build 50:
## mult
module mult(	input clock, reset, nuke, 
		input [63:0] mcand, mplier,
		input start,
		output [63:0] product,
		output done
	   );
Size in the first run: ~16,000 cells after synthesis, roughly 1,200 flip-flops, ~0.11 sq mm of cells after synthesis.
Settings: LEC_CHECK=0, ABC_AREA=1, CAP_MARGIN=20, CORE_MARGIN=2, CORE_UTILIZATION=72, CTS_CLUSTER_DIAMETER=230, CTS_CLUSTER_SIZE=61, HOLD_SLACK_MARGIN=0.29, MAX_ROUTING_LAYER=met4, PLACE_DENSITY_LB_ADDON=0.03, SETUP_SLACK_MARGIN=0.93, SLEW_MARGIN=20; clock period 3.72 ns.
run.sh (not shown) runs the stock make flow with config.mk's settings and CLKGATE_MAP_FILE=.
Stage in which a tool error killed build 50: global routing (5_1_grt).
Here is what was changed in the inputs of build 23 compared with build 50.
# build 50
export LEC_CHECK = 0
export ABC_AREA = 1
export CAP_MARGIN = 20
export CORE_MARGIN = 2
export CORE_UTILIZATION = 72
export CTS_CLUSTER_DIAMETER = 230
export CTS_CLUSTER_SIZE = 61
export HOLD_SLACK_MARGIN = 0.29
export MAX_ROUTING_LAYER = met4
export PLACE_DENSITY_LB_ADDON = 0.03
export SETUP_SLACK_MARGIN = 0.93
export SLEW_MARGIN = 20
create_clock -name core_clock -period 3.72 [get_ports {clock}]
# build 23
export LEC_CHECK = 0
export ABC_AREA = 1
export CAP_MARGIN = 20
export CORE_MARGIN = 2
export CORE_UTILIZATION = 72
export CTS_CLUSTER_DIAMETER = 389
export CTS_CLUSTER_SIZE = 99
export SETUP_SLACK_MARGIN = 0.93
export SLEW_MARGIN = 20
export TNS_END_PERCENT = 5
create_clock -name core_clock -period 3.92 [get_ports {clock}]
Findings:
- As far as area of the synthesized netlist per yosys stat goes, build 23 and build 50 are indistinguishable; the numbers are identical.
- Build 23 did not finish; the tool stopped in global routing (5_1_grt) with error GRT-0232.
- Post-placement worst setup slack ended up 360 ps higher on build 23 than on build 50.
- Changes observed in build 23 relative to build 50: weighted congestion reported at the end of routability-driven placement shows a reduction of 0.020; post-placement cell area now smaller; post-CTS setup buffer count shrank by 89.
#### Input delta (build 60 over build 23)
# build 23
export LEC_CHECK = 0
export ABC_AREA = 1
export CAP_MARGIN = 20
export CORE_MARGIN = 2
export CORE_UTILIZATION = 72
export CTS_CLUSTER_DIAMETER = 389
export CTS_CLUSTER_SIZE = 99
export SETUP_SLACK_MARGIN = 0.93
export SLEW_MARGIN = 20
export TNS_END_PERCENT = 5
create_clock -name core_clock -period 3.92 [get_ports {clock}]
# build 60
export LEC_CHECK = 0
export CAP_MARGIN = 20
export CORE_MARGIN = 2
export CORE_UTILIZATION = 40
export SLEW_MARGIN = 20
create_clock -name core_clock -period 6.66 [get_ports {clock}]
[summary]
Build 60 finished end to end and its layout was clean on timing, DRC and antenna. Compared with build 23, in build 60 average cell area after synthesis now sits higher, synthesis area per yosys now sits lower, depth of the CTS H-tree now sits higher.
Changes in build 63 relative to build 60:
# build 60
export LEC_CHECK = 0
export CAP_MARGIN = 20
export CORE_MARGIN = 2
export CORE_UTILIZATION = 40
export SLEW_MARGIN = 20
create_clock -name core_clock -period 6.66 [get_ports {clock}]
# build 63
export LEC_CHECK = 0
export ABC_AREA = 1
export CAP_MARGIN = 20
export CORE_ASPECT_RATIO = 0.5
export CORE_MARGIN = 2
export CORE_UTILIZATION = 72
export CTS_CLUSTER_DIAMETER = 397
export CTS_CLUSTER_SIZE = 100
export PLACE_DENSITY = 0.38
export SLEW_MARGIN = 20
create_clock -name core_clock -period 4.39 [get_ports {clock}]
[summary]
- Build 63: GRT-0116 in global routing (5_1_grt) -> run aborted
- Between build 60 and build 63, and-or/or-and share of the synthesized area decreased.
- Build 63 vs. build 60: die width now larger; cell count listed in synth_stat.txt climbed 6,064; area of the core region has decreased.
- Summary of build 63 over build 60: post-CTS setup-driven buffer insertion count picked up an extra 13, cell area after synthesis now larger, yosys-reported design area after synthesis higher.
